File: flow/run.sh
#!/bin/bash
# the make line also repeats each setting of config.mk as NAME=value (left out here)
make -C /OpenROAD-flow-scripts/flow DESIGN_CONFIG=/design/flow/config.mk WORK_HOME=/design/flow/orfs CLKGATE_MAP_FILE= finish
File: flow/config.mk
export PLATFORM = sky130hd
export DESIGN_NAME = TIA
export DESIGN_NICKNAME = TIA
export VERILOG_FILES = /design/flow/design.v
export SDC_FILE = /design/flow/constraint.sdc
export NUM_CORES = 4
export LEC_CHECK = 0
export CAP_MARGIN = 35
export CELL_PAD_IN_SITES_DETAIL_PLACEMENT = 2
export CORE_ASPECT_RATIO = 1.16
export CORE_MARGIN = 5
export CORE_UTILIZATION = 40
export CTS_CLUSTER_SIZE = 50
export MAX_ROUTING_LAYER = met4
export MIN_ROUTING_LAYER = met1
export PLACE_DENSITY_LB_ADDON = 0.23
export SETUP_SLACK_MARGIN = -0.06
export SLEW_MARGIN = 0
File: flow/constraint.sdc
create_clock -name core_clock -period 16.2 [get_ports {MASTERCLK}]
set_input_delay 3.2400 -clock core_clock [delete_from_list [all_inputs] [get_ports {MASTERCLK}]]
set_output_delay 3.2400 -clock core_clock [all_outputs]
set_load 0.01 [all_outputs]
File: flow/design.v
 `timescale 1ns / 1ps
module TIA(A,  
			Din,  
			Dout,  
			CS_n,  
			CS,  
			R_W_n,  
			RDY,  
			MASTERCLK,  
			BUS_EN,  
			idump_in,  
			Ilatch,  
			HSYNC,  
			HBLANK,  
			VSYNC,  
			VBLANK,  
			COLOROUT,  
			RES_n,  
			audv0,  
			audv1);  
   input [5:0] A;
   input [7:0] Din;
   output [7:0] Dout;
   input [2:0] 	CS_n;
   input 	CS;
   input 	R_W_n;
   output 	RDY;
   input 	MASTERCLK;
   input 	BUS_EN;
   input [1:0] 	Ilatch; 			 
   input [3:0] 	idump_in; 		 
   output 	HSYNC, HBLANK;
   output 	VSYNC, VBLANK;
   output [7:0] COLOROUT;
   input wire	RES_n;
   output reg [3:0] audv0, audv1;
   reg [7:0] 	Dout;
   wire 	HSYNC;
   reg 		VSYNC, VBLANK;
   reg [7:0] 	hCount;
   reg [3:0] 	hCountReset;
   reg clk_30;
   reg [7:0] clk_30_count;
   wire [3:0] Idump;
   wire [1:0] latchedInputsValue;
   reg 	      inputLatchEnabled, inputLatchReset;
   reg [1:0]  latchedInputs;
   always @(posedge MASTERCLK  )  
   begin
		if (~RES_n) begin
			hCount <= 8'd0;
			hCountReset[3:1] <= 3'd0;
			clk_30 <= 0;
			clk_30_count <= 0;
			latchedInputs <= 2'b11;
		end
		else begin
			if (inputLatchReset)
				 latchedInputs <= 2'b11;
			 else
				 latchedInputs <= latchedInputs & Ilatch;
			if (clk_30_count == 57) begin
				 clk_30 <= ~clk_30;
				 clk_30_count <= 0;
			 end else begin
				 clk_30_count <= clk_30_count + 1;
			 end
	 		 if ((hCountReset[3]) ||(hCount == 8'd227))			 
			    hCount <= 8'd0;
			 else
				 hCount <= hCount + 8'd1;
			 hCountReset[3:1] <= hCountReset[2:0];
		end
   end  
   assign HSYNC = (hCount >= 8'd20) && (hCount <  8'd36);
   assign HBLANK = (hCount < 8'd68);
   reg [7:0] player0Pos, r_player0Pos, player1Pos, r_player1Pos, missile0Pos, missile1Pos, ballPos;
   reg [4:0] player0Size, player1Size;
   reg [7:0] player0Color, player1Color, ballColor, pfColor, bgColor;
   reg [3:0] player0Motion, player1Motion, missile0Motion, missile1Motion,
				 ballMotion;
   reg 	     missile0Enable, missile1Enable, ballEnable, R_ballEnable;
   reg [1:0] ballSize;
   reg [19:0] pfGraphic, r_pfGraphic;
   reg [7:0]  player0Graphic, player1Graphic;
   reg [7:0]  R_player0Graphic, R_player1Graphic;
   reg 	      pfReflect, player0Reflect, player1Reflect;
   reg 	      prioCtrl;
   reg 	      pfColorCtrl;
   reg [14:0] collisionLatch;
   reg 	      missile0Lock, missile1Lock;
   reg 	      player0VertDelay, player1VertDelay, ballVertDelay;
   reg [3:0]  audc0, audc1;
   reg [4:0]  audf0, audf1;
   wire [7:0] pixelNum;
	assign pixelNum = (hCount >= 8'd68) ? (hCount - 8'd68) : 8'd227;
   wire [5:0] pfPixelNum;
   wire       pfPixelOn, pfLeftPixelVal, pfRightPixelVal;
   assign pfPixelNum = pixelNum[7:2];							 
   wire [63:0] pfGraphicExt = {44'd0, pfGraphic};	 
   assign pfLeftPixelVal  = pfGraphicExt[pfPixelNum];
   assign pfRightPixelVal = (pfReflect == 1'b0) ? pfGraphicExt[pfPixelNum - 6'd20]:
										pfGraphicExt[6'd39 - pfPixelNum];
   assign pfPixelOn = (pfPixelNum < 6'd20)? pfLeftPixelVal : pfRightPixelVal;
   wire       pl0PixelOn;
   wire [7:0] pl0Mask, pl0MaskDel;
	reg  [7:0] player0Gfx_2clk;							 
	reg        HBLANKdelay;
	assign pl0MaskDel = (player0VertDelay)? R_player0Graphic : player0Gfx_2clk;
   assign pl0Mask = (!player0Reflect)? pl0MaskDel : {pl0MaskDel[0], pl0MaskDel[1],
																	  pl0MaskDel[2], pl0MaskDel[3],
																	  pl0MaskDel[4], pl0MaskDel[5],
																	  pl0MaskDel[6], pl0MaskDel[7]};
	reg [7:0] r1_player0Pos, r2_player0Pos, r3_player0Pos;
	reg [7:0] r1_player1Pos, r2_player1Pos, r3_player1Pos;
	reg pl0Reset, pl1Reset;
	always @ (posedge MASTERCLK)
	if (~RES_n) begin
		r1_player0Pos <= 0; r2_player0Pos <= 0; r3_player0Pos <= 0; r_player0Pos <= 0;
		r1_player1Pos <= 0; r2_player1Pos <= 0; r3_player1Pos <= 0; r_player1Pos <= 0;
		pfGraphic <= 0; player0Gfx_2clk <= 0;
	end
	else if (BUS_EN)
	begin
		r1_player0Pos <= player0Pos;
		r2_player0Pos <= r1_player0Pos;
		r3_player0Pos <= r2_player0Pos;
		r_player0Pos  <= r3_player0Pos;
		r1_player1Pos <= player1Pos;
		r2_player1Pos <= r1_player1Pos;
		r3_player1Pos <= r2_player1Pos;
		r_player1Pos  <= r3_player1Pos;
		pfGraphic     	 <= r_pfGraphic;
		player0Gfx_2clk <= player0Graphic;
	end
	objPlayersPixelOn objpl0 (pixelNum, r_player0Pos, player0Size[2:0], pl0Mask, pl0Reset, pl0PixelOn);
   wire       pl1PixelOn;
   wire [7:0] pl1Mask, pl1MaskDel;
   assign pl1MaskDel = (player1VertDelay)? R_player1Graphic : player1Graphic;
   assign pl1Mask = (!player1Reflect)? pl1MaskDel : {pl1MaskDel[0], pl1MaskDel[1],
																	  pl1MaskDel[2], pl1MaskDel[3],
																	  pl1MaskDel[4], pl1MaskDel[5],
																	  pl1MaskDel[6], pl1MaskDel[7]};
   objPlayersPixelOn objpl1 (pixelNum, r_player1Pos, player1Size[2:0], pl1Mask, pl1Reset, pl1PixelOn);
   wire       mis0PixelOn, mis0PixelOut;
   wire [7:0] mis0ActualPos;
   reg  [7:0] mis0Mask;
   always @*
   begin
		case(player0Size[4:3])
		  2'd0: mis0Mask <= 8'h01;
		  2'd1: mis0Mask <= 8'h03;
		  2'd2: mis0Mask <= 8'h0F;
		  2'd3: mis0Mask <= 8'hFF;
		endcase
   end  
   assign mis0ActualPos = (missile0Lock)? player0Pos : missile0Pos;
   objPixelOn objpix1 (pixelNum, mis0ActualPos, player0Size[2:0], mis0Mask, mis0PixelOut);
   assign mis0PixelOn = mis0PixelOut && missile0Enable;
   wire mis1PixelOn, mis1PixelOut;
   wire [7:0] mis1ActualPos;
   reg [7:0]  mis1Mask;
	always @*
   begin
		case(player1Size[4:3])
		  2'd0: mis1Mask <= 8'h01;
		  2'd1: mis1Mask <= 8'h03;
		  2'd2: mis1Mask <= 8'h0F;
		  2'd3: mis1Mask <= 8'hFF;
		endcase
   end   
   assign mis1ActualPos = (missile1Lock) ? player1Pos : missile1Pos;
   objPixelOn objpix4 (pixelNum, mis1ActualPos, player1Size[2:0], mis1Mask, mis1PixelOut);
   assign mis1PixelOn = mis1PixelOut  & missile1Enable;			 
   wire ballPixelOut, ballPixelOn, ballEnableDel;
   reg [7:0] ballMask  ;
   always @*
   begin
		case(ballSize)
		  2'd0: ballMask <= 8'h01;
		  2'd1: ballMask <= 8'h03;
		  2'd2: ballMask <= 8'h0F;
		  2'd3: ballMask <= 8'hFF;
		endcase
   end  
   objPixelOn objball (pixelNum, ballPos, 3'd0, ballMask, ballPixelOut);
   assign ballEnableDel = ((ballVertDelay)? R_ballEnable : ballEnable);
   assign ballPixelOn = ballPixelOut && ballEnableDel;
   reg [7:0] pfActualColor;
   always @*
   begin
		if (pfColorCtrl)
		begin
	     if (pfPixelNum < 6'd20)
	       pfActualColor <= player0Color;
	     else
	       pfActualColor <= player1Color;
		end
		else
			pfActualColor <= pfColor;
   end  
   reg [7:0] pixelColor;
   assign COLOROUT = (HBLANK || HBLANKdelay) ? 8'b0 : pixelColor;				 
   always @*
   begin
		if (!prioCtrl)
		begin
		  if (pl0PixelOn || mis0PixelOn)
				 pixelColor <= player0Color;
		  else if( ballPixelOn)		 
				 pixelColor <=  pfColor  ;			 
		  else if (pl1PixelOn || mis1PixelOn)
				 pixelColor <= player1Color;
		  else if (pfPixelOn)
				 pixelColor <= pfActualColor;
		  else
				 pixelColor <= bgColor;
		end
		else begin
			if (pfPixelOn)
			  pixelColor <= pfActualColor;
		   else if( ballPixelOn)
				 pixelColor <=  pfColor;
			else if (pl0PixelOn || mis0PixelOn)
			  pixelColor <= player0Color;
		   else if (pl1PixelOn || mis1PixelOn)
			  pixelColor <= player1Color;
		   else if( ballPixelOn)
				 pixelColor <=  pfColor;
			else
			  pixelColor <= bgColor;
		end
   end  
   wire [14:0] collisions;
   reg 	      collisionLatchReset;
   assign collisions = {pl0PixelOn && pl1PixelOn, mis0PixelOn && mis1PixelOn,
								ballPixelOn && pfPixelOn,
								mis1PixelOn && pfPixelOn, mis1PixelOn && ballPixelOn,
								mis0PixelOn && pfPixelOn, mis0PixelOn && ballPixelOn,
								pl1PixelOn && pfPixelOn, pl1PixelOn && ballPixelOn,
								pl0PixelOn && pfPixelOn, pl0PixelOn && ballPixelOn,
								mis1PixelOn && pl0PixelOn, mis1PixelOn && pl1PixelOn,
								mis0PixelOn && pl1PixelOn, mis0PixelOn && pl0PixelOn};
	always @(posedge MASTERCLK)
   begin
		if (~RES_n || collisionLatchReset)
		  collisionLatch <= 15'b000000000000000;
		else
		  collisionLatch <= collisionLatch | collisions;
   end  
   reg wSync, wSyncReset;
   always @(posedge MASTERCLK)
   begin
		if (~RES_n)
			wSync <= 1'b0;
		else if (hCount == 8'd3)
			wSync <= 1'b0;
		else if (wSyncReset && hCount > 8'd5)
			wSync <= 1'b1;
   end  
   assign RDY = ~wSync;
   assign latchedInputsValue = (inputLatchEnabled)? latchedInputs : Ilatch;
   reg inputDumpEnabled;
   assign Idump = (inputDumpEnabled)? 4'b0000 : idump_in;
   always @(posedge MASTERCLK)
   begin
		if (~RES_n) begin
			inputLatchEnabled <= 1'b0;
			inputDumpEnabled <= 1'b0;
			VSYNC <= 1'b0;
			player0Pos <= 8'd0; player1Pos <= 8'd0;
			missile0Pos <= 8'd0; missile1Pos <= 8'd0; ballPos <= 8'd0;
			player0Size <= 5'd0; player1Size <= 5'd0;
			player0Color <= 8'd0; player1Color <= 8'd0; pfColor <= 8'd0; bgColor <= 8'd0;
			pfReflect <= 1'b0; pfColorCtrl <= 1'b0; prioCtrl <= 1'b0; ballSize <= 2'd0;
			player0Reflect <= 1'b0; player1Reflect <= 1'b0;
			r_pfGraphic <= 20'd0;
			audc0 <= 4'd0; audc1 <= 4'd0; audf0 <= 5'd0; audf1 <= 5'd0;
			audv0 <= 4'd0; audv1 <= 4'd0;
			player0Graphic <= 8'd0; player1Graphic <= 8'd0;
			R_player0Graphic <= 8'd0; R_player1Graphic <= 8'd0;
			ballEnable <= 1'b0; R_ballEnable <= 1'b0;
			missile0Enable <= 1'b0; missile1Enable <= 1'b0;
			player0Motion <= 4'd0; player1Motion <= 4'd0; missile0Motion <= 4'd0;
			missile1Motion <= 4'd0; ballMotion <= 4'd0;
			player0VertDelay <= 1'b0; player1VertDelay <= 1'b0; ballVertDelay <= 1'b0;
			missile0Lock <= 1'b0; missile1Lock <= 1'b0;
			inputLatchReset <= 1'b0;
			collisionLatchReset <= 1'b0;
			hCountReset[0] <= 1'b0;
			wSyncReset <= 1'b0;
			Dout <= 8'b00000000;
			VBLANK <= 0;
			pl0Reset <= 0;
			pl1Reset <= 0;
			HBLANKdelay <= 0;
		end
		else if (!BUS_EN) begin
		end
		else if (CS && !CS_n) begin
			inputLatchReset <= ({R_W_n, A[5:0]} == 7'h01 && Din[6] && !inputLatchEnabled);
			collisionLatchReset <= ({R_W_n, A[5:0]} == 7'h2C);
			hCountReset[0] <= ({R_W_n, A[5:0]} == 7'h03);
			wSyncReset <= ({R_W_n, A[5:0]} == 7'h02) && !wSync;
			case({R_W_n, A[5:0]})
			  7'h70: 	Dout <= {collisionLatch[1:0],6'b000000};
			  7'h71: 	Dout <= {collisionLatch[3:2],6'b000000};
			  7'h72: 	Dout <= {collisionLatch[5:4],6'b000000};
			  7'h73: 	Dout <= {collisionLatch[7:6],6'b000000};
			  7'h74: 	Dout <= {collisionLatch[9:8],6'b000000};
			  7'h75: 	Dout <= {collisionLatch[11:10],6'b000000};
			  7'h76: 	Dout <= {collisionLatch[12],7'b0000000};
			  7'h77: 	Dout <= {collisionLatch[14:13],6'b000000};
			  7'h78: 	Dout <= {Idump[0], 7'b0000000};
			  7'h79: 	Dout <= {Idump[1], 7'b0000000};
			  7'h7A: 	Dout <= {Idump[2], 7'b0000000};
			  7'h7B: 	Dout <= {Idump[3], 7'b0000000};
			  7'h7C: 	Dout <= {latchedInputsValue[0], 7'b0000000};
			  7'h7D: 	Dout <= {latchedInputsValue[1], 7'b0000000};
			  7'h00: VSYNC <= Din[1];
			  7'h01: begin
					inputLatchEnabled <= Din[6];
					inputDumpEnabled <= Din[7];
					VBLANK <= Din[1];
			  end
			  7'h02:	begin
			  		pl0Reset <= 0;
					pl1Reset <= 0;
				end
			  7'h03:;
			  7'h04: player0Size <= {Din[5:4],Din[2:0]};
			  7'h05: player1Size <= {Din[5:4],Din[2:0]};
			  7'h06: player0Color <= Din;
			  7'h07: player1Color <= Din;
			  7'h08: pfColor <= Din;
			  7'h09: bgColor <= Din;
			  7'h0A: begin
					pfReflect <= Din[0];
					pfColorCtrl <= Din[1];
					prioCtrl <= Din[2];
					ballSize <= Din[5:4];
			  end
			  7'h0B: player0Reflect <= Din[3];
			  7'h0C: player1Reflect <= Din[3];
			  7'h0D: r_pfGraphic[3:0] <= Din[7:4];    
			  7'h0E: r_pfGraphic[11:4] <= {Din[0], Din[1], Din[2], Din[3], Din[4], Din[5], Din[6], Din[7]};  
			  7'h0F: r_pfGraphic[19:12] <= Din[7:0];   
			  7'h10:
			   begin
						player0Pos <= pixelNum + 2;   	 
						if( hCount <  8'd68)					 
						   player0Pos <= 0;
						pl0Reset <= 1;
			   end
			  7'h11:
			   begin
						player1Pos <= pixelNum + 2;		 
						if( hCount <  8'd68)					 
						   player1Pos <= 0;
						pl1Reset <= 1;
			   end
			  7'h12: missile0Pos <= pixelNum + 1;
			  7'h13: missile1Pos <= pixelNum + 1;
			  7'h14:
			   begin
					ballPos <= pixelNum   - 1 +  1;					 
					if( hCount <  8'd68)				 
						ballPos <= hCount - 8'd68 + 8'd2;
				end
			  7'h15: audc0 <= Din[3:0];
			  7'h16: audc1 <= Din[3:0];
			  7'h17: audf0 <= Din[4:0];
			  7'h18: audf1 <= Din[4:0];
			  7'h19: audv0 <= Din[3:0];
			  7'h1A: audv1 <= Din[3:0];
			  7'h1B: begin
					player0Graphic <= {Din[0], Din[1], Din[2], Din[3],
										  	 Din[4], Din[5], Din[6], Din[7]};
					R_player1Graphic <= player1Graphic;
			  end
			  7'h1C: begin
					player1Graphic <= {Din[0], Din[1], Din[2], Din[3],
											 Din[4], Din[5], Din[6], Din[7]};
					R_player0Graphic <= player0Graphic;
					R_ballEnable <= ballEnable;
			  end
			  7'h1D: missile0Enable <= Din[1];
			  7'h1E: missile1Enable <= Din[1];
			  7'h1F: ballEnable <= Din[1];
			  7'h20: player0Motion <= Din[7:4];
			  7'h21: player1Motion <= Din[7:4];
			  7'h22: missile0Motion <= Din[7:4];
			  7'h23: missile1Motion <= Din[7:4];
			  7'h24: ballMotion <= Din[7:4];
			  7'h25: player0VertDelay <= Din[0];
			  7'h26: player1VertDelay <= Din[0];
			  7'h27: ballVertDelay <= Din[0];
			  7'h28: missile0Lock <= Din[1];
			  7'h29: missile1Lock <= Din[1];
			  7'h2A: begin
					player0Pos <= player0Pos - {{4{player0Motion[3]}}, player0Motion[3:0]};
					player1Pos <= player1Pos - {{4{player1Motion[3]}},	player1Motion[3:0]};
					missile0Pos <= missile0Pos - {{4{missile0Motion[3]}},	missile0Motion[3:0]};
					missile1Pos <= missile1Pos - {{4{missile1Motion[3]}},	missile1Motion[3:0]};
					ballPos <= ballPos - {{4{ballMotion[3]}},ballMotion[3:0]};
					if( ballPos - {{4{ballMotion[3]}},ballMotion[3:0]} >= 8'd227)
						ballPos <= 0;
					if( HBLANK) begin
						HBLANKdelay <= 1;
					end
			  end
			  7'h2B: begin
					player0Motion <= 0;  
					player1Motion <= 0;  
					missile0Motion <= 0;  
					missile1Motion <= 0;  
					ballMotion <= 0;  
			  end
			  7'h2C:;
			  default: Dout <= 8'b00000000;
			endcase
		end  
		else begin
			inputLatchReset <= 1'b0;
			collisionLatchReset <= 1'b0;
			hCountReset[0] <= 1'b0;
			wSyncReset <= 1'b0;
			Dout <= 8'b00000000;
			if( HBLANK) begin
				pl0Reset <= 0;
				pl1Reset <= 0;
			end
			if( hCount >= (8'd68 + 8'd7)) HBLANKdelay <= 0;
		end
  end  
endmodule
module objPixelOn(pixelNum, objPos, objSize, objMask, pixelOn);
   input [7:0] pixelNum, objPos, objMask;
   input [2:0] objSize;
   output      pixelOn;
   wire [7:0]  objIndex;
   wire [8:0]  objByteIndex;
   wire        objMaskOn, objPosOn;
   reg 	       objSizeOn;
   reg [2:0]   objMaskSel;
	assign objIndex = pixelNum - objPos - 8'd1;
   assign objByteIndex = 9'b1 << (objIndex[7:3]);
   always @*
   begin
		case (objSize)
		  3'd0: objSizeOn <= (objByteIndex & 9'b00000001) != 0;
		  3'd1: objSizeOn <= (objByteIndex & 9'b00000101) != 0;		 
		  3'd2: objSizeOn <= (objByteIndex & 9'b00010001) != 0;
		  3'd3: objSizeOn <= (objByteIndex & 9'b00010101) != 0;
		  3'd4: objSizeOn <= (objByteIndex & 9'b10000001) != 0;
		  3'd5: objSizeOn <= (objByteIndex & 9'b00000011) != 0;
		  3'd6: objSizeOn <= (objByteIndex &  9'b100010001) != 0;		 
		  3'd7: objSizeOn <= (objByteIndex & 9'b00001111) != 0;
		endcase
   end  
   always @*
   begin
		case (objSize)
		  3'd5: objMaskSel <= objIndex[3:1];
		  3'd7: objMaskSel <= objIndex[4:2];
		  default: objMaskSel <= objIndex[2:0];
		endcase
   end  
   assign objMaskOn = objMask[objMaskSel];
   assign objPosOn = (pixelNum > objPos) && ({1'b0, pixelNum} <= {1'b0, objPos} + 9'd72);
   assign pixelOn = objSizeOn && objMaskOn && objPosOn;
endmodule
module objPlayersPixelOn(pixelNum, objPos, objSize, objMask, plReset, pixelOn);
   input [7:0] pixelNum, objPos, objMask;
   input [2:0] objSize;
	input  		plReset;
   output      pixelOn;
   wire [7:0]  objIndex;
   wire [8:0]  objByteIndex;
   wire        objMaskOn, objPosOn;
   reg 	       objSizeOn;
   reg [2:0]   objMaskSel;
	assign objIndex = pixelNum - objPos - 8'd1;
   assign objByteIndex = 9'b1 << (objIndex[7:3]);
   always @*
   begin
		case (objSize)
		  3'd0: objSizeOn <= (objByteIndex & 9'b00000001 & ~plReset) != 0;
		  3'd1: objSizeOn <= (plReset) ? ((objByteIndex & 9'b00000100) != 0) : ((objByteIndex & 9'b0000101) != 0);
		  3'd2: objSizeOn <= (plReset) ? ((objByteIndex & 9'b00010000) != 0) : ((objByteIndex & 9'b00010001) != 0);
		  3'd3: objSizeOn <= (plReset) ? ((objByteIndex & 9'b00010100) != 0) : ((objByteIndex & 9'b00010101) != 0);
		  3'd4: objSizeOn <= (objByteIndex & 9'b10000001 & ~plReset) != 0;
		  3'd5: objSizeOn <= (objByteIndex & 9'b00000011 & ~plReset) != 0;
		  3'd6: objSizeOn <= (plReset) ? ((objByteIndex &  9'b100010000) != 0) : ((objByteIndex &  9'b100010001) != 0);
		  3'd7: objSizeOn <= (objByteIndex & 9'b00001111 & ~plReset) != 0;
		endcase
   end  
   always @*
   begin
		case (objSize)
		  3'd5: objMaskSel <= objIndex[3:1];
		  3'd7: objMaskSel <= objIndex[4:2];
		  default: objMaskSel <= objIndex[2:0];
		endcase
   end  
   assign objMaskOn = objMask[objMaskSel];
   assign objPosOn = (pixelNum > objPos) && ({1'b0, pixelNum} <= {1'b0, objPos} + 9'd72);
   assign pixelOn = objSizeOn && objMaskOn && objPosOn;
endmodule
==> results of run 1 <==
-- metrics by stage --
step,util,worst slack [ps]
6_report,0.446,4440
2_1_floorplan,-,7600
5_1_grt,0.446,4040
3_5_place_dp,0.423,5110
3_3_place_gp,0.420,5680
4_1_cts,0.446,4480
-- final cells by class --
class	count	area, um2	area share
repair buffers	93	896	0.0371
diodes	3	7.51	0.000311
multi-input cells	2065	14400	0.596
flip-flops and latches	312	6250	0.259
clock inverters	12	193	0.00798
well taps	705	882	0.0366
inverters	125	469	0.0194
clock buffers	51	1060	0.0440
-- per-layer routing --
layer	wire, um	up-vias	global-route usage
met2	46800	760	0.551
met4	6270	0	0.174
li1	-	9449	-
met5	0	-	-
met3	4790	352	0.0494
met1	36900	10800	0.353
==> impl_metrics.toml, run 1 <==
# flow metrics
[status]
status = "complete, no violations"

[sta]
finalHoldViolations = 0
finalSetupTns_ps = 0
relSlewSlack = 0.323
drv_slew = 0
tightest_slew_ps = 987
holdWs_ps = 443
post-route-period-util = 0.726
setup_violations = 0
fin_skew_ps = 21.4
rsz0062_at_grt = "false"
fmax_mhz = 85.1
fin_crit_ps = 11760

[critical_path]
crit_path_end = "COLOROUT[6]"
rr_worst_depth = 20
path_buffers = 5
arrival_ps = 8520
reg2reg_slack_ps = 9330
cp-start-kind = "flip-flop"
path_depth = 22
reg2reg_to = "collisionLatch[7]$_SDFF_PP0_"
cp_cell_sequence = "buf_4 -> clkinv_1 -> ha_1 -> or3b_4 -> a221oi_2 -> buf_4 -> nor2_1 -> inv_1 -> ha_1 -> ha_1 -> nor2_1 -> a211oi_1 -> o32ai_1 -> o31ai_2 -> xnor2_1 -> nor4_2 -> and2_1 -> nor2_1 -> a32o_1 -> a311o_1 -> a21oi_1 -> clkdlybuf4s50_1"
end_kind = "output pin"
timing_worst_setup_path_type = "flip-flop to output pin"
cpLargestDelayFamily = "simple AND/OR/NAND/NOR gates"
cp_max_fo = 27
cp_slowest_stage_delay_ps = 710
crit_required_ps = 12960
setup.worst_path.start = "hCount[2]$_SDFF_PP0_"
slowest_stage = "nor4_2"
r2r-start = "hCount[2]$_SDFF_PP0_"

[floorplanning]
die_h_um = 261
core_area_um2 = 54100
fp.dieW_um = 226
fp_util = 0.402
ios = 57
num_rows = 92
die-area_um2 = 59100

[power_and_ir_drop]
seqPwrFrac = 0.434
power_leader = "clock"
power_frac_comb = 0.058
pwr.group.clock_uw = 899
p_sw_uw = 431
p_int_mw = 1.34
power_density_nw_per_um2 = 73.4
pwr-share-clk = 0.507
p_seq_uw = 769
p_leak_nw = 8.83
peakVddDrop_v = 0.0000862
powerComb_uw = 104
swShare = 0.243
finalPower_mw = 1.77

[detailed_routing]
wl_um = 94700
dr.pass1.iters = 5
ant_nets = 0
remaining_drc_errors = 0
num_vias = 21400
wire_per_inst_um = 28.1
viasPerCell = 6.35
drt_iter0_markers = 1465

[clocking]
cts_hold_buf = 0
cts_buffers = 38
clkSinkCount = 312
cts_root_buf = "clkbuf_16"
h-tree-depth = 2
cts_resized = 0
insertion_delay_ps = 570
post_cts.repair.setup_buffers = 0
clockBufferDepth = 3
clk_pin_slew_ps = 60
cts_tree = "yes"

[synth]
synth_flops = 312
synth_cells = 2655
yosysSeqAreaShare = 0.287
syn_avg_cell_area_um2 = 8.19
synthAdderAreaFrac = 0.0722
mux_share = 0.0954
simple_gate_share = 0.219
synth-edff-count = 0
ys_sh_xor = 0.0452
ys_warn_count = 3
syn_area_um2 = 21700
top_cells_by_area = "dfxtp_1, mux2i_1, ha_1"
synthTopCellsByCount = "nand2_1, dfxtp_1, nor2b_1"
async_flop_share = 0
ys_cells = 2655
yosysUniqueCellTypes = 115
yosysTopAreaCell = "dfxtp_1"
yosysChipArea_um2 = 21700
flop_cell = "dfxtp_1"
synthAoiAreaFrac = 0.228
synthTopLogicFamily = "AND-OR/OR-AND gates"
most_common_cell = "nand2_1"
yosysTopAreaCellShare = 0.287

[cells_and_area]
nets = 2783
syn_to_final_growth_pct = 11.0
stdcell_count = 3366
fillers = 5948
fin_area_um2 = 24100

[grt]
antenna_found_initial = 1
grt_usage = 0.319
overflow = 0
grt_pass1_wl_um = 144000
grt_pass1_vias = 23600
grt_max_degree = 111

[place]
dpl.hpwl_um = 68000
dp.cells = 3299
post_dp_cell_area_um2 = 22900
place_congestion = 0.947
io_buffers = 50

[run]
warning_count = 48
drv_cap = 0

[hold_path]
worstHoldStart = "hCountReset[1]$_SDFF_PN0_"
hold_end = "hCountReset[2]$_SDFF_PN0_"
holdPathStages = 1
hold_class = "flip-flop to flip-flop"
==> run 2, diff against run 1 <==
- ABC_AREA: not set -> 1
- CAP_MARGIN: 35 -> 15
- CELL_PAD_IN_SITES_DETAIL_PLACEMENT: 2 -> not set
- CORE_ASPECT_RATIO: 1.16 -> not set
- CORE_MARGIN: 5 -> 2
- CORE_UTILIZATION: 40 -> 72
- CTS_CLUSTER_DIAMETER: not set -> 28
- CTS_CLUSTER_SIZE: 50 -> 75
- GPL_ROUTABILITY_DRIVEN: not set -> 1
- MAX_ROUTING_LAYER: met4 -> met5
- MIN_ROUTING_LAYER: met1 -> not set
- PLACE_DENSITY_LB_ADDON: 0.23 -> 0.01
- SETUP_SLACK_MARGIN: -0.06 -> 1.69
- SLEW_MARGIN: 0 -> 20
- TNS_END_PERCENT: not set -> 70
- clock period: 16.2 -> 6.06 ns (I/O delays scaled with it)
==> run 2 against run 1 <==
The flow now stops in global routing (5_1_grt). Synthesized cell count increased by 13%. Synthesized area decreased by 8.2%. Die area decreased by 51%.
==> impl_metrics.toml, run 2 <==
# implementation run metrics
[status]
status = "aborted with a tool error"
failing_step = "global routing (5_1_grt)"
error = "[ERROR GRT-0232] Routing congestion too high. Check the congestion heatmap in the GUI."

[synth]
ys_cells = 3010
yosysChipArea_um2 = 20000
syn_avg_cell_area_um2 = 6.63
yosysSeqAreaShare = 0.313
synth_cells = 3010
most_common_cell = "nand2_1"
syn_area_um2 = 20000
synthTopCellsByCount = "nand2_1, nor2_1, o21ai_0"
ys_sh_xor = 0.0273
mux_share = 0.00502
synth-edff-count = 0
flop_cell = "dfxtp_1"
yosysTopAreaCell = "dfxtp_1"
yosysUniqueCellTypes = 71
synthTopLogicFamily = "simple AND/OR/NAND/NOR gates"
yosysTopAreaCellShare = 0.313
synthAdderAreaFrac = 0.0771
top_cells_by_area = "dfxtp_1, nand2_1, o21ai_0"
ys_warn_count = 3
synthAoiAreaFrac = 0.208
async_flop_share = 0
synth_flops = 312
simple_gate_share = 0.275

[floorplanning]
ios = 57
die-area_um2 = 29100
die_h_um = 170
fp_util = 0.736
fp.dieW_um = 170
num_rows = 60
core_area_um2 = 27100

[clocking]
clkSinkCount = 312
cts_root_buf = "clkbuf_16"
h-tree-depth = 3
clockBufferDepth = 3
cts_hold_buf = 0
cts_buffers = 73

[grt]
grt_usage = 0.846
overflow = 298

[place]
place_congestion = 1.05
dpl.hpwl_um = 45400
io_buffers = 50
## run 2: per-layer routing
layer	track usage	GRT overflow
met5	0.435	4
met4	0.854	95
met1	0.840	14
met2	0.983	175
met3	0.727	10
## run 2: metrics by stage
stage	setup slack, ps	instances	instance area, um2
floorplan	1480	3015	20300
global placement	399	3364	21000
detailed placement	271	3364	21000
CTS	314	3551	24400
## run 2: timing repair
item	4_1_cts
gates cloned	4
setup endpoints to repair	16
buffers inserted	49
gates resized	123
pin swaps	44
==> run 3, diff against run 2 <==
- ABC_AREA: 1 -> 0
- CAP_MARGIN: 15 -> 20
- CELL_PAD_IN_SITES_GLOBAL_PLACEMENT: not set -> 1
- CORE_UTILIZATION: 72 -> 53
- CTS_CLUSTER_DIAMETER: 28 -> not set
- CTS_CLUSTER_SIZE: 75 -> not set
- MAX_ROUTING_LAYER: met5 -> not set
- PLACE_DENSITY_LB_ADDON: 0.01 -> 0.25
- SETUP_SLACK_MARGIN: 1.69 -> 0.68
- SLEW_MARGIN: 20 -> 15
- TNS_END_PERCENT: 70 -> 10
- clock period: 6.06 -> 13.3 ns (I/O delays scaled with it)
==> run 3 against run 2 <==
Now clean on timing, DRC and antenna. Synthesized cell count is 12% lower. Synthesized area is 9.0% higher. Die area is 47% higher.
==> impl_metrics.toml, run 3 <==
# flow metrics
[detailed_routing]
dr.pass1.iters = 7
antenna_cells = 0
wl_um = 71100
num_vias = 19800
drt_iter0_markers = 1697
ant_nets = 0
remaining_drc_errors = 0
wire_per_inst_um = 22.4
viasPerCell = 6.24

[synth]
synth-edff-count = 0
yosysTopAreaCellShare = 0.287
most_common_cell = "nand2_1"
syn_area_um2 = 21700
flop_cell = "dfxtp_1"
synthTopLogicFamily = "AND-OR/OR-AND gates"
ys_cells = 2655
yosysChipArea_um2 = 21700
yosysSeqAreaShare = 0.287
ys_sh_xor = 0.0452
simple_gate_share = 0.219
synthTopCellsByCount = "nand2_1, dfxtp_1, nor2b_1"
synth_cells = 2655
synthAdderAreaFrac = 0.0722
async_flop_share = 0
ys_warn_count = 3
synthAoiAreaFrac = 0.228
yosysUniqueCellTypes = 115
mux_share = 0.0954
synth_flops = 312
yosysTopAreaCell = "dfxtp_1"
syn_avg_cell_area_um2 = 8.19
top_cells_by_area = "dfxtp_1, mux2i_1, ha_1"

[critical_path]
path_depth = 20
crit_required_ps = 10640
crit_path_end = "COLOROUT[3]"
rr_worst_depth = 17
cp-start-kind = "flip-flop"
cpLargestDelayFamily = "simple AND/OR/NAND/NOR gates"
reg2reg_slack_ps = 7130
reg2reg_to = "collisionLatch[1]$_SDFF_PP0_"
arrival_ps = 8030
slowest_stage = "nand2_1"
cp_max_fo = 18
timing_worst_setup_path_type = "flip-flop to output pin"
path_buffers = 4
end_kind = "output pin"
setup.worst_path.start = "hCount[2]$_SDFF_PP0_"
r2r-start = "hCount[2]$_SDFF_PP0_"
cp_cell_sequence = "clkinv_1 -> ha_1 -> xnor2_1 -> nor2_1 -> nand2_1 -> inv_1 -> ha_1 -> inv_1 -> nor3_1 -> a221o_1 -> nor3_2 -> nand2_1 -> o41ai_1 -> nand4_1 -> a211oi_4 -> or2_1 -> a32oi_1 -> o211a_1 -> o21ai_1 -> clkdlybuf4s50_1"
cp_slowest_stage_delay_ps = 630

[cells_and_area]
syn_to_final_growth_pct = 8.71
nets = 2761

[clocking]
clk_pin_slew_ps = 60
h-tree-depth = 2
clkSinkCount = 312
clockBufferDepth = 3
cts_hold_buf = 0
cts_root_buf = "clkbuf_16"
cts_tree = "yes"
cts_buffers = 36
insertion_delay_ps = 560
post_cts.repair.setup_buffers = 0
cts_resized = 0

[sta]
setup_violations = 0
finalHoldViolations = 0
fin_skew_ps = 22.9
post-route-period-util = 0.804
fin_crit_ps = 10690
drv_slew = 0
relSlewSlack = 0.199
fmax_mhz = 93.5
rsz0062_at_grt = "false"
finalSetupTns_ps = 0
tightest_slew_ps = 1200

[power_and_ir_drop]
p_seq_uw = 937
p_leak_nw = 8.68
power_frac_comb = 0.054
pwr-share-clk = 0.491
power_density_nw_per_um2 = 87.2
p_sw_uw = 481
seqPwrFrac = 0.455
peakVddDrop_v = 0.0000928
power_leader = "clock"
pwr.group.clock_mw = 1.01
swShare = 0.233
finalPower_mw = 2.06
powerComb_uw = 112
p_int_mw = 1.58

[grt]
grt_max_degree = 101
antenna_found_initial = 0
overflow = 0
grt-busiest-layer = "met2"
grtUsageMet3 = 0.0546
grt_use_met1 = 0.430
grt_pass1_vias = 18500
grt_pass1_wl_um = 108000
use_met2 = 0.530
grt_usage = 0.329

[hold_path]
hold_end = "hCountReset[1]$_SDFF_PN0_"
worstHoldStart = "hCountReset[0]$_SDFFE_PN0P_"
holdPathStages = 1
hold_class = "flip-flop to flip-flop"

[floorplanning]
num_rows = 74
ios = 57
core_area_um2 = 40600
die_h_um = 207
fp.dieW_um = 207
fp_util = 0.535
die-area_um2 = 42700

[place]
dpl.hpwl_um = 52100
place_congestion = 0.981
io_buffers = 50

[run]
drv_cap = 0
warning_count = 44

[status]
status = "complete, no violations"
[run 3: per-layer routing]
layer  vias to the layer above  share of wire
li1                       9410              -
met1                      9490           0.44
met2                       690           0.45
met3                       165          0.061
met4                         0          0.047
met5                         -              0
[run 3: final cells by class]
cell class              instances  area [um2]
fillers                      3795       17000
clock buffers                  51        1080
repair buffers                 73         676
clock inverters                10         118
flip-flops and latches        312        6250
multi-input cells            2065       14400
well taps                     532         666
inverters                     125         469
[run 3: through the flow]
step / cell area [um2] / utilization / instances / setup slack [ps] / hold WS (ps)
floorplan: 21800 / - / 2660 / 5280 / 412
global placement: 22400 / 0.552 / 3106 / 3570 / 424
detailed placement: 22400 / 0.552 / 3106 / 3410 / 430
CTS: 23600 / 0.581 / 3167 / 2780 / 447
global route: 23600 / 0.581 / 3168 / 2180 / 460
finish: 23600 / 0.581 / 3168 / 2610 / 443
==> run 4, diff against run 3 <==
- ABC_AREA: 0 -> not set
- CELL_PAD_IN_SITES_GLOBAL_PLACEMENT: 1 -> not set
- CORE_UTILIZATION: 53 -> 40
- GPL_ROUTABILITY_DRIVEN: 1 -> not set
- PLACE_DENSITY: not set -> 0.6
- PLACE_DENSITY_LB_ADDON: 0.25 -> not set
- SETUP_SLACK_MARGIN: 0.68 -> 0.11
- SLEW_MARGIN: 15 -> 20
- TNS_END_PERCENT: 10 -> not set
- clock period: 13.3 -> 10.9 ns (I/O delays scaled with it)
==> run 4 against run 3 <==
Synthesized area unchanged. Critical endpoint unchanged. Synthesized cell count unchanged. Clock power increased by 29%. First-iteration DRC count decreased by 0.77%. Setup slack got worse by 1700 ps. Sequential power increased by 22%. Count of clock-buffer cells in the layout decreased by 1. Still clean. Largest power group unchanged. Non-clock buffer count increased by 12. Register-to-register slack got worse by 2300 ps. Combinational power increased by 25%. Via count increased by 0.10%.
==> impl_metrics.toml, run 4 <==
# flow metrics
[synth]
syn_area_um2 = 21700
synthAdderAreaFrac = 0.0722
simple_gate_share = 0.219
ys_cells = 2655
mux_share = 0.0954
synth_flops = 312
yosysTopAreaCell = "dfxtp_1"
synth_cells = 2655
syn_avg_cell_area_um2 = 8.19
synthAoiAreaFrac = 0.228
most_common_cell = "nand2_1"
synth-edff-count = 0
yosysSeqAreaShare = 0.287
ys_warn_count = 3
ys_sh_xor = 0.0452
top_cells_by_area = "dfxtp_1, mux2i_1, ha_1"
yosysTopAreaCellShare = 0.287
flop_cell = "dfxtp_1"
yosysChipArea_um2 = 21700
synthTopLogicFamily = "AND-OR/OR-AND gates"
yosysUniqueCellTypes = 115
synthTopCellsByCount = "nand2_1, dfxtp_1, nor2b_1"
async_flop_share = 0

[power_and_ir_drop]
power_leader = "clock"
swShare = 0.235
power_density_nw_per_um2 = 108
seqPwrFrac = 0.444
p_int_mw = 1.97
power_frac_comb = 0.054
powerComb_uw = 140
p_leak_nw = 8.75
p_seq_mw = 1.14
peakVddDrop_v = 0.0000937
pwr.group.clock_mw = 1.30
pwr-share-clk = 0.502
p_sw_uw = 605

[clocking]
cts_buffers = 39
cts_hold_buf = 0
insertion_delay_ps = 550
clk_pin_slew_ps = 60
h-tree-depth = 2
clkSinkCount = 312
clockBufferDepth = 3
cts_resized = 0
post_cts.repair.setup_buffers = 0
cts_root_buf = "clkbuf_16"
cts_tree = "yes"

[critical_path]
path_depth = 21
slowest_stage = "or2_1"
cpMostUsedCell = "ha_1"
crit_path_end = "COLOROUT[3]"
reg2reg_to = "collisionLatch[1]$_SDFF_PP0_"
cp_cell_sequence = "buf_4 -> clkinv_1 -> ha_1 -> or3b_4 -> a221o_2 -> nand2_1 -> inv_2 -> ha_1 -> a21oi_1 -> a41oi_2 -> a21oi_2 -> a31oi_1 -> o211ai_1 -> or4b_1 -> a211oi_1 -> o31a_4 -> or2_1 -> a32oi_1 -> o211a_1 -> o21ai_1 -> clkdlybuf4s50_1"
cp_slowest_stage_delay_ps = 600
crit_required_ps = 8720
path_buffers = 4
reg2reg_slack_ps = 4830
cpLargestDelayFamily = "AND-OR/OR-AND gates"
rr_worst_depth = 19
r2r-start = "hCount[2]$_SDFF_PP0_"
cp_max_fo = 27
arrival_ps = 7800
cp-start-kind = "flip-flop"
timing_worst_setup_path_type = "flip-flop to output pin"
setup.worst_path.start = "hCount[2]$_SDFF_PP0_"
end_kind = "output pin"

[cells_and_area]
fillers = 5289
stdcell_count = 3347
syn_to_final_growth_pct = 10.3
fin_area_um2 = 24000
nets = 2776

[detailed_routing]
ant_nets = 0
wire_per_inst_um = 21.8
viasPerCell = 5.91
remaining_drc_errors = 0
antenna_cells = 0
wl_um = 73000
num_vias = 19800
dr.pass1.iters = 8
drt_iter0_markers = 1684

[sta]
tightest_slew_ps = 1190
finalHoldViolations = 0
drv_slew = 0
fmax_mhz = 100
fin_skew_ps = 15.8
fin_crit_ps = 9980
finalSetupTns_ps = 0
relSlewSlack = 0.199
post-route-period-util = 0.915
setup_violations = 0
rsz0062_at_grt = "false"

[grt]
grt_use_met1 = 0.347
grt_usage = 0.255
grt_pass1_wl_um = 113000
overflow = 0
use_met2 = 0.415
antenna_found_initial = 2
grt_max_degree = 111
grtUsageMet3 = 0.0357
grt_pass1_vias = 19100
grt-busiest-layer = "met2"

[hold_path]
hold_end = "hCountReset[3]$_SDFF_PN0_"
worstHoldStart = "hCountReset[2]$_SDFF_PN0_"
holdPathStages = 1
hold_class = "flip-flop to flip-flop"

[place]
place_congestion = 0.926
io_buffers = 50
dp.cells = 3283
dpl.hpwl_um = 53900
post_dp_cell_area_um2 = 22700

[floorplanning]
die_h_um = 237
num_rows = 85
fp_util = 0.404
core_area_um2 = 53800
ios = 57
fp.dieW_um = 237
die-area_um2 = 56200

[run]
drv_cap = 0
warning_count = 46

[status]
status = "complete, no violations"
-- run 4: stage by stage --
stage / power [mW] / utilization / hold slack, ps / setup WS (ps)
floorplan: 1.26 / - / 412 / 3360
detailed placement: 1.31 / 0.422 / 420 / 1590
global route: 2.66 / 0.446 / 455 / 476
global placement: 1.31 / 0.422 / 416 / 1690
CTS: 2.61 / 0.446 / 435 / 968
finish: 2.58 / 0.446 / 433 / 924
-- run 4: cell type report --
type                            instances  area [um2]  share of cell area
Clock buffer                           50        1070              0.0445
Clock inverter                         14         189             0.00788
Inverter                              125         469              0.0196
Multi-Input combinational cell       2065       14400               0.600
Sequential cell                       312        6250               0.260
Tap cell                              696         871              0.0363
Timing Repair Buffer                   85         761              0.0317
-- run 4: metal layers --
layer / up-vias / wire [um]
li1: 9435 / -
met1: 9575 / 33600
met2: 620 / 33100
met3: 141 / 3920
met4: 4 / 2460
met5: - / 27
==> run 5, diff against run 4 <==
- ABC_AREA: not set -> 1
- CORE_MARGIN: 2 -> 3
- CTS_CLUSTER_DIAMETER: not set -> 62
- CTS_CLUSTER_SIZE: not set -> 36
- PLACE_DENSITY: 0.6 -> not set
- PLACE_DENSITY_LB_ADDON: not set -> 0.28
- SETUP_SLACK_MARGIN: 0.11 -> not set
- clock period: 10.9 -> 12.0 ns (I/O delays scaled with it)
==> run 5 against run 4 <==
First-iteration DRC count decreased by 0.36%. Utilization increased by 0.45 points. Register-to-register slack improved by 1700 ps. Routed wire length decreased by 11%. Die area decreased by 6.5%.
==> impl_metrics.toml, run 5 <==
# flow metrics
[status]
status = "complete, no violations"

[place]
dpl.hpwl_um = 48300
place_congestion = 1.00
dp.cells = 3635
io_buffers = 50

[critical_path]
path_depth = 28
cpLargestDelayFamily = "simple AND/OR/NAND/NOR gates"
setup.worst_path.start = "hCount[2]$_SDFF_PP0_"
timing_worst_setup_path_type = "flip-flop to output pin"
path_buffers = 6
rr_worst_depth = 22
crit_required_ps = 9600
reg2reg_to = "collisionLatch[11]$_SDFF_PP0_"
crit_path_end = "COLOROUT[6]"
cp-start-kind = "flip-flop"
cp_max_fo = 17
slowest_stage = "inv_1"
end_kind = "output pin"
cp_slowest_stage_delay_ps = 570
cpMostUsedCell = "nand2_1"
reg2reg_slack_ps = 6520
r2r-start = "hCount[2]$_SDFF_PP0_"
arrival_ps = 6760

[sta]
fin_crit_ps = 9160
finalHoldViolations = 0
fin_skew_ps = 24.9
rsz0062_at_grt = "false"
drv_slew = 0
finalSetupTns_ps = 0
relSlewSlack = 0.307
tightest_slew_ps = 1040
fmax_mhz = 109
setup_violations = 0
post-route-period-util = 0.763

[synth]
synthAdderAreaFrac = 0.0771
synthAoiAreaFrac = 0.208
simple_gate_share = 0.275
yosysSeqAreaShare = 0.313
async_flop_share = 0
yosysTopAreaCell = "dfxtp_1"
synth-edff-count = 0
flop_cell = "dfxtp_1"
most_common_cell = "nand2_1"
syn_area_um2 = 20000
synthTopCellsByCount = "nand2_1, nor2_1, o21ai_0"
synth_flops = 312
ys_sh_xor = 0.0273
yosysUniqueCellTypes = 71
syn_avg_cell_area_um2 = 6.63
ys_warn_count = 3
yosysChipArea_um2 = 20000
top_cells_by_area = "dfxtp_1, nand2_1, o21ai_0"
synthTopLogicFamily = "simple AND/OR/NAND/NOR gates"
yosysTopAreaCellShare = 0.313
synth_cells = 3010
mux_share = 0.00502
ys_cells = 3010

[power_and_ir_drop]
pwr-share-clk = 0.466
p_sw_uw = 707
pwr.group.clock_mw = 1.10
power_density_nw_per_um2 = 107
p_int_mw = 1.66
peakVddDrop_v = 0.000124
powerComb_uw = 198
finalPower_mw = 2.37
p_seq_mw = 1.07
p_leak_nw = 9.44
power_frac_comb = 0.084
swShare = 0.299
seqPwrFrac = 0.450
power_leader = "clock"

[detailed_routing]
drt_iter0_markers = 1678
wl_met1_um = 29300
wl_um = 65200
top_layer = "met4"
routed-wl-met2_um = 29400
remaining_drc_errors = 0
num_vias = 20100
dr.pass1.iters = 7
wire_per_inst_um = 17.7
met3_length_um = 4340
viasPerCell = 5.43
ant_nets = 0

[clocking]
clk_pin_slew_ps = 80
cts_root_buf = "clkbuf_16"
cts_resized = 0
cts_tree = "yes"
insertion_delay_ps = 610
cts_hold_buf = 0
cts_buffers = 30
clkSinkCount = 312
clockBufferDepth = 3
post_cts.repair.setup_buffers = 0
h-tree-depth = 1

[run]
drv_cap = 0
warning_count = 45

[hold_path]
holdPathStages = 2
worstHoldStart = "hCountReset[2]$_SDFF_PN0_"
hold_class = "flip-flop to flip-flop"
hold_end = "hCountReset[3]$_SDFF_PN0_"

[floorplanning]
fp_util = 0.406
num_rows = 81
core_area_um2 = 49200
ios = 57
fp.dieW_um = 229
die-area_um2 = 52600
die_h_um = 229

[grt]
overflow = 0
grt_pass1_wl_um = 102000
grt_pass1_vias = 18700
antenna_found_initial = 1
grt_max_degree = 101
grt_usage = 0.240

[cells_and_area]
post-route-util = 0.450
stdcell_count = 3692
syn_to_final_growth_pct = 10.9
nets = 3151
==> run 5: layout make-up <==
type | instances | area, um2
well taps | 664 | 831
clock inverters | 22 | 402
clock buffers | 33 | 803
multi-input cells | 2228 | 11800
fillers | 5076 | 27000
inverters | 364 | 1370
repair buffers | 67 | 624
diodes | 2 | 5.00
flip-flops and latches | 312 | 6250
==> run 5: through the flow <==
stage / setup WS (ps) / cell area [um2] / hold WS (ps)
6_report: 2840 / 22100 / 436
5_1_grt: 2270 / 22100 / 466
4_1_cts: 2920 / 22100 / 441
3_5_place_dp: 3580 / 20900 / 427
3_3_place_gp: 3580 / 20900 / 431
2_1_floorplan: 5580 / 20000 / 390
==> run 5: routing by layer <==
layer,GRT usage,up-vias
met2,0.395,681
met4,0.0833,0
li1,-,9923
met5,0,-
met3,0.0292,120
met1,0.325,9333
==> run 6, diff against run 5 <==
- ABC_AREA: 1 -> not set
- CORE_MARGIN: 3 -> 6
- CORE_UTILIZATION: 40 -> 46
- CTS_CLUSTER_DIAMETER: 62 -> not set
- CTS_CLUSTER_SIZE: 36 -> 79
- GPL_TIMING_DRIVEN: not set -> 0
- PLACE_DENSITY_LB_ADDON: 0.28 -> 0.03
- SETUP_SLACK_MARGIN: not set -> 1.35
- SLEW_MARGIN: 20 -> 0
- TNS_END_PERCENT: not set -> 65
- clock period: 12.0 -> 10.9 ns (I/O delays scaled with it)
==> run 6 against run 5 <==
Still clean. First-iteration DRC count increased by 22%. Clock power increased by 22%. Count of clock-buffer cells in the layout increased by 26. Power increased by 12%. Highest routed layer unchanged. Worst hold slack improved by 6.5 ps. Critical path depth decreased by 3. Final cell count decreased by 7.8%. Die area about the same.
==> impl_metrics.toml, run 6 <==
# flow metrics
[place]
dpl.hpwl_um = 64100
post_dp_cell_area_um2 = 23000
io_buffers = 46
dp.cells = 3314
place_congestion = 0.990

[synth]
most_common_cell = "nand2_1"
async_flop_share = 0
synth_cells = 2655
top_cells_by_area = "dfxtp_1, mux2i_1, ha_1"
yosysTopAreaCellShare = 0.287
synth-edff-count = 0
ys_warn_count = 3
yosysChipArea_um2 = 21700
syn_avg_cell_area_um2 = 8.19
simple_gate_share = 0.219
yosysTopAreaCell = "dfxtp_1"
synthAoiAreaFrac = 0.228
mux_share = 0.0954
syn_area_um2 = 21700
synth_flops = 312
synthTopLogicFamily = "AND-OR/OR-AND gates"
ys_sh_xor = 0.0452
yosysSeqAreaShare = 0.287
synthTopCellsByCount = "nand2_1, dfxtp_1, nor2b_1"
synthAdderAreaFrac = 0.0722
yosysUniqueCellTypes = 115
flop_cell = "dfxtp_1"
ys_cells = 2655

[floorplanning]
die_h_um = 229
num_rows = 79
fp_util = 0.467
ios = 57
core_area_um2 = 46600
die-area_um2 = 52600
fp.dieW_um = 229

[power_and_ir_drop]
power_leader = "clock"
seqPwrFrac = 0.434
p_leak_nw = 9.05
power_frac_comb = 0.060
swShare = 0.250
finalPower_mw = 2.64
pwr.group.clock_mw = 1.34
pwr-share-clk = 0.506
powerComb_uw = 159
peakVddDrop_v = 0.000133
p_seq_mw = 1.15
p_sw_uw = 660
power_density_nw_per_um2 = 107
p_int_mw = 1.98

[detailed_routing]
dr.pass1.iters = 6
wl_um = 83100
viasPerCell = 6.12
num_vias = 20800
wire_per_inst_um = 24.4
remaining_drc_errors = 0
drt_iter0_markers = 2040
ant_nets = 0

[sta]
fin_skew_ps = 19.0
rsz0062_at_grt = "true"
finalHoldViolations = 0
setup_violations = 0
post-route-period-util = 0.859
fin_crit_ps = 9360
fmax_mhz = 107
tightest_slew_ps = 1040
drv_slew = 0
finalSetupTns_ps = 0
relSlewSlack = 0.308

[critical_path]
reg2reg_to = "collisionLatch[7]$_SDFF_PP0_"
timing_worst_setup_path_type = "flip-flop to output pin"
path_buffers = 8
crit_required_ps = 8720
arrival_ps = 7180
path_depth = 25
cp-start-kind = "flip-flop"
end_kind = "output pin"
cp_max_fo = 12
crit_path_end = "COLOROUT[6]"
cp_slowest_stage_delay_ps = 580
setup.worst_path.start = "hCount[1]$_SDFF_PP0_"
reg2reg_slack_ps = 5190
rr_worst_depth = 19
r2r-start = "hCount[3]$_SDFF_PP0_"
cpLargestDelayFamily = "buffers and inverters"
slowest_stage = "clkdlybuf4s50_1"

[hold_path]
hold_class = "flip-flop to flip-flop"
worstHoldStart = "hCountReset[2]$_SDFF_PN0_"
holdPathStages = 1
hold_end = "hCountReset[3]$_SDFF_PN0_"

[grt]
grt_pass1_vias = 19500
grt_usage = 0.301
overflow = 0
antenna_found_initial = 1
grt_max_degree = 16
grt_pass1_wl_um = 123000

[clocking]
cts_tree = "yes"
clkSinkCount = 312
clockBufferDepth = 3
insertion_delay_ps = 580
cts_buffers = 39
cts_hold_buf = 0
h-tree-depth = 2
cts_root_buf = "clkbuf_16"
clk_pin_slew_ps = 60

[cells_and_area]
stdcell_count = 3403
nets = 2915
fillers = 4485
post-route-util = 0.531
fin_area_um2 = 24700
syn_to_final_growth_pct = 13.8

[run]
warning_count = 44
drv_cap = 0

[status]
status = "complete, no violations"
run 6: layer usage:
layer / vias up / share of wire / track usage
li1: 9743 / - / -
met1: 10100 / 0.45 / 0.417
met2: 793 / 0.43 / 0.464
met3: 165 / 0.070 / 0.0473
met4: 0 / 0.046 / 0.127
met5: - / 0 / 0
run 6: metrics by stage:
| step | hold slack (ps) | worst slack, ps |
|---|---|---|
| after floorplan | 412 | 3360 |
| after global placement | 420 | -359 |
| after detailed placement | 433 | 5.51 |
| after CTS | 442 | 1350 |
| after global routing | 455 | 1320 |
| final | 442 | 1540 |
run 6: layout make-up:
type | count | area, um2 | share of cell area
Multi-Input combinational cell | 2065 | 14600 | 0.590
Clock buffer | 59 | 1160 | 0.0469
Buffer | 158 | 687 | 0.0278
Tap cell | 607 | 759 | 0.0307
Inverter | 125 | 489 | 0.0198
Clock inverter | 10 | 145 | 0.00587
Timing Repair Buffer | 66 | 656 | 0.0265
Sequential cell | 312 | 6250 | 0.253
Antenna cell | 1 | 2.50 | 0.000101
run 6: timing repair:
item / CTS / global route
gates resized: 32 / 25
setup endpoints to repair: 8 / 8
buffers inserted: 10 / 7
pin swaps: 4 / 4
endpoints found under the hold margin: 0 / 0
==> run 7, diff against run 6 <==
- ABC_AREA: not set -> 1
- CAP_MARGIN: 20 -> 5
- CORE_MARGIN: 6 -> 2
- CORE_UTILIZATION: 46 -> 72
- CTS_CLUSTER_DIAMETER: not set -> 227
- CTS_CLUSTER_SIZE: 79 -> not set
- GPL_ROUTABILITY_DRIVEN: not set -> 0
- GPL_TIMING_DRIVEN: 0 -> not set
- HOLD_SLACK_MARGIN: not set -> -0.09
- PLACE_DENSITY: not set -> 0.6
- PLACE_DENSITY_LB_ADDON: 0.03 -> not set
- SETUP_SLACK_MARGIN: 1.35 -> 0.43
- SLEW_MARGIN: 0 -> 20
- TNS_END_PERCENT: 65 -> not set
- clock period: 10.9 -> 6.06 ns (I/O delays scaled with it)
==> run 7 against run 6 <==
Now fails the layout checks on setup timing. Sequential power up 84%. Combinational power rose to 3.3 times the previous value. Die area down 45%. Synthesized cell count up 13%. Clock skew up 4.2 ps. Routed wire length down 5.5%. Utilization up 34 points. Register-to-register slack worse by 3600 ps. Critical path depth up 9. Highest routed layer is now met5. Design area down 4.3%.
==> impl_metrics.toml, run 7 <==
# flow metrics
[run]
drv_cap = 0
warning_count = 49

[grt]
grt_pass1_vias = 20700
overflow = 0
grt_pass1_wl_um = 105000
antenna_found_initial = 8
grt_max_degree = 101
grt_usage = 0.453

[cells_and_area]
nets = 3255
post-route-util = 0.873
syn_to_final_growth_pct = 18.6
stdcell_count = 3509
fin_area_um2 = 23700

[status]
status = "complete, but fails checks"
failed_checks = "setup timing"

[critical_path]
cp_max_fo = 12
r2r-start = "hCount[3]$_SDFF_PP0_"
cp-start-kind = "flip-flop"
cpLargestDelayFamily = "simple AND/OR/NAND/NOR gates"
arrival_ps = 5390
cp_slowest_stage_delay_ps = 410
cpMostUsedCell = "nand2_1"
setup.worst_path.start = "hCount[3]$_SDFF_PP0_"
end_kind = "output pin"
rr_worst_depth = 27
timing_worst_setup_path_type = "flip-flop to output pin"
reg2reg_to = "collisionLatch[2]$_SDFF_PP0_"
path_buffers = 6
slowest_stage = "nand3b_1"
path_depth = 34
crit_required_ps = 4850
reg2reg_slack_ps = 1580
crit_path_end = "COLOROUT[7]"

[sta]
fmax_mhz = 152
fin_crit_ps = 6600
finalHoldViolations = 0
finalSetupTns_ps = -3600
setup_slack_ps = -538
holdWs_ps = 433
fin_skew_ps = 23.2
rsz0062_at_grt = "true"
setup_violations = 8
drv_slew = 0
tightest_slew_ps = 1280
relSlewSlack = 0.145
post-route-period-util = 1.09

[power_and_ir_drop]
power_leader = "clock"
seqPwrFrac = 0.442
power_density_nw_per_um2 = 202
p_seq_mw = 2.12
power_frac_comb = 0.110
p_int_mw = 3.48
pwr.group.clock_mw = 2.15
swShare = 0.273
p_sw_mw = 1.31
finalPower_mw = 4.79
powerComb_uw = 529
peakVddDrop_v = 0.000214
p_leak_nw = 10.1
pwr-share-clk = 0.448

[place]
io_buffers = 50
post_dp_cell_area_um2 = 20700
dpl.hpwl_um = 44900
dp.cells = 3368
pre_cts_ws_ps = 163

[synth]
syn_area_um2 = 20000
synth-edff-count = 0
mux_share = 0.00502
yosysTopAreaCell = "dfxtp_1"
yosysChipArea_um2 = 20000
top_cells_by_area = "dfxtp_1, nand2_1, o21ai_0"
synthAdderAreaFrac = 0.0771
synthTopCellsByCount = "nand2_1, nor2_1, o21ai_0"
synthAoiAreaFrac = 0.208
yosysUniqueCellTypes = 71
yosysTopAreaCellShare = 0.313
synth_cells = 3010
async_flop_share = 0
flop_cell = "dfxtp_1"
ys_cells = 3010
ys_sh_xor = 0.0273
syn_avg_cell_area_um2 = 6.63
most_common_cell = "nand2_1"
simple_gate_share = 0.275
synthTopLogicFamily = "simple AND/OR/NAND/NOR gates"
yosysSeqAreaShare = 0.313
ys_warn_count = 3
synth_flops = 312

[floorplanning]
num_rows = 60
fp.dieW_um = 170
core_area_um2 = 27100
ios = 57
die_h_um = 170
die-area_um2 = 29100
fp_util = 0.736

[detailed_routing]
ant_nets = 0
drt_iter0_markers = 4808
viasPerCell = 6.80
num_vias = 23900
dr.pass1.iters = 22
wl_um = 78500
wire_per_inst_um = 22.4
remaining_drc_errors = 0

[clocking]
clk_pin_slew_ps = 70
clkSinkCount = 312
clockBufferDepth = 3
cts_hold_buf = 0
h-tree-depth = 2
insertion_delay_ps = 540
cts_tree = "yes"
cts_buffers = 34
cts_root_buf = "clkbuf_16"

[hold_path]
hold_class = "flip-flop to flip-flop"
holdPathStages = 2
hold_end = "hCountReset[2]$_SDFF_PN0_"
worstHoldStart = "hCountReset[1]$_SDFF_PN0_"
-- run 7: cell type report --
| type | count | area [um2] |
|---|---|---|
| repair buffers | 163 | 1420 |
| fillers | 1535 | 3440 |
| clock inverters | 16 | 170 |
| inverters | 364 | 1430 |
| clock buffers | 43 | 966 |
| diodes | 7 | 17.5 |
| flip-flops and latches | 312 | 6260 |
| well taps | 372 | 465 |
| multi-input cells | 2232 | 12900 |
-- run 7: routing by layer --
metal | wire length (um) | up-vias | GRT usage | part of all wire
li1 | - | 10200 | - | -
met3 | 12700 | 865 | 0.105 | 0.16
met5 | 161 | - | 0 | 0.0021
met4 | 8060 | 10 | 0.304 | 0.10
met2 | 31500 | 2285 | 0.708 | 0.40
met1 | 26100 | 10500 | 0.556 | 0.33
-- run 7: what timing repair did --
item,in CTS,in global routing
endpoints found under the hold margin,0,0
gates resized,120,206
setup buffers,28,42
cloned,4,1
pin swaps,25,87
setup endpoints to repair,8,8
==> run 8, diff against run 7 <==
- CAP_MARGIN: 5 -> 20
- CELL_PAD_IN_SITES_DETAIL_PLACEMENT: not set -> 1
- CORE_MARGIN: 2 -> 3
- CORE_UTILIZATION: 72 -> 40
- CTS_CLUSTER_DIAMETER: 227 -> 62
- CTS_CLUSTER_SIZE: not set -> 36
- GPL_ROUTABILITY_DRIVEN: 0 -> not set
- HOLD_SLACK_MARGIN: -0.09 -> not set
- PLACE_DENSITY: 0.6 -> not set
- PLACE_DENSITY_LB_ADDON: not set -> 0.28
- SETUP_SLACK_MARGIN: 0.43 -> 2.12
- clock period: 6.06 -> 8.58 ns (I/O delays scaled with it)
==> run 8 against run 7 <==
The run now finishes clean. Count of clock-buffer cells in the layout shrank 14. First-iteration DRC count decreased by 56%. Via count down 4.2%. Critical endpoint unchanged. Design area is 1.0% higher.
==> impl_metrics.toml, run 8 <==
# flow metrics
[status]
status = "complete, no violations"

[power_and_ir_drop]
p_int_mw = 2.28
peakVddDrop_v = 0.000146
p_leak_nw = 10.0
pwr-share-clk = 0.431
power_density_nw_per_um2 = 135
power_leader = "sequential cells"
p_sw_uw = 957
powerComb_uw = 352
pwr.group.clock_mw = 1.39
power_frac_comb = 0.109
swShare = 0.295
seqPwrFrac = 0.461
p_seq_mw = 1.49

[sta]
setup_violations = 0
fin_crit_ps = 6710
tightest_slew_ps = 1160
post-route-period-util = 0.782
fmax_mhz = 149
drv_slew = 0
finalSetupTns_ps = 0
rsz0062_at_grt = "true"
finalHoldViolations = 0
holdWs_ps = 448
relSlewSlack = 0.219
fin_skew_ps = 21.9

[clocking]
cts_buffers = 27
insertion_delay_ps = 600
h-tree-depth = 1
clk_pin_slew_ps = 80
clkSinkCount = 312
clockBufferDepth = 3
cts_root_buf = "clkbuf_16"
cts_hold_buf = 0
cts_tree = "yes"

[floorplanning]
die-area_um2 = 52600
die_h_um = 229
ios = 57
core_area_um2 = 49200
num_rows = 81
fp_util = 0.406
fp.dieW_um = 229

[cells_and_area]
post-route-util = 0.486
nets = 3256
fin_area_um2 = 23900
syn_to_final_growth_pct = 19.8

[detailed_routing]
remaining_drc_errors = 0
antenna_cells = 0
ant_nets = 0
num_vias = 22900
viasPerCell = 6.03
dr.pass1.iters = 7
drt_iter0_markers = 2123
wire_per_inst_um = 23.0
wl_um = 87300

[critical_path]
cp_slowest_stage_delay_ps = 440
r2r-start = "hCount[1]$_SDFF_PP0_"
arrival_ps = 4990
crit_required_ps = 6860
path_buffers = 7
slowest_stage = "xor2_1"
path_depth = 24
reg2reg_slack_ps = 4160
cp_max_fo = 8
reg2reg_to = "collisionLatch[10]$_SDFF_PP0_"
end_kind = "output pin"
crit_path_end = "COLOROUT[7]"
timing_worst_setup_path_type = "flip-flop to output pin"
setup.worst_path.start = "hCount[1]$_SDFF_PP0_"
rr_worst_depth = 22
cp_cell_sequence = "clkinv_8 -> ha_4 -> nand2_2 -> inv_2 -> nand3_4 -> nand3_4 -> buf_12 -> nand2_8 -> buf_4 -> xor2_1 -> nand2_1 -> o21ai_1 -> xor2_1 -> nand3_2 -> a211oi_4 -> buf_4 -> nand3_4 -> clkinvlp_4 -> nand2_2 -> nand3_1 -> nand2_1 -> nand2_1 -> a21oi_2 -> buf_2"
cpLargestDelayFamily = "simple AND/OR/NAND/NOR gates"
cp-start-kind = "flip-flop"

[synth]
most_common_cell = "nand2_1"
mux_share = 0.00502
yosysUniqueCellTypes = 71
top_cells_by_area = "dfxtp_1, nand2_1, o21ai_0"
synth_flops = 312
ys_warn_count = 3
synth-edff-count = 0
syn_area_um2 = 20000
yosysTopAreaCellShare = 0.313
synthAdderAreaFrac = 0.0771
ys_sh_xor = 0.0273
yosysSeqAreaShare = 0.313
synthTopLogicFamily = "simple AND/OR/NAND/NOR gates"
yosysChipArea_um2 = 20000
simple_gate_share = 0.275
synthTopCellsByCount = "nand2_1, nor2_1, o21ai_0"
yosysTopAreaCell = "dfxtp_1"
flop_cell = "dfxtp_1"
ys_cells = 3010
synthAoiAreaFrac = 0.208
synth_cells = 3010
async_flop_share = 0
syn_avg_cell_area_um2 = 6.63

[hold_path]
worstHoldStart = "hCountReset[1]$_SDFF_PN0_"
holdPathStages = 2
hold_class = "flip-flop to flip-flop"
hold_end = "hCountReset[2]$_SDFF_PN0_"

[grt]
grt_pass1_wl_um = 120000
grt_max_degree = 101
grt_usage = 0.280
antenna_found_initial = 1
grt_pass1_vias = 22200
overflow = 0

[place]
io_buffers = 50
place_congestion = 1.00
post_dp_cell_area_um2 = 20900
dpl.hpwl_um = 54500

[run]
drv_cap = 0
warning_count = 46
[run 8: final cells by class]
class | count | area (um2)
Clock buffer | 29 | 703
Clock inverter | 20 | 289
Fill cell | 6279 | 25200
Inverter | 364 | 1460
Multi-Input combinational cell | 2236 | 12900
Sequential cell | 312 | 6270
Tap cell | 664 | 831
Timing Repair Buffer | 167 | 1470
[run 8: routing by layer]
metal	global-route usage	routed length [um]	vias up
met2	0.478	40000	1230
met1	0.346	34000	11100
met4	0.149	6380	0
met3	0.0362	6930	436
met5	0	0	-
li1	-	-	10100
[run 8: through the flow]
| stage | worst slack, ps | power [mW] | std cells |
|---|---|---|---|
| 2_1_floorplan | 2840 | 1.71 | 3015 |
| 6_report | 1870 | 3.24 | 3792 |
| 4_1_cts | 2110 | 3.19 | 3723 |
| 3_5_place_dp | 596 | 1.80 | 3636 |
| 3_3_place_gp | 853 | 1.79 | 3636 |
| 5_1_grt | 1460 | 3.34 | 3792 |
[run 8: timing repair]
action / CTS / global route
hold endpoints to repair: 0 / 0
setup buffers: 35 / 64
pin swaps: 24 / 69
gates resized: 142 / 166
setup endpoints to repair: 8 / 8
cloned: 3 / 5
Power and IR drop assume default switching activity.
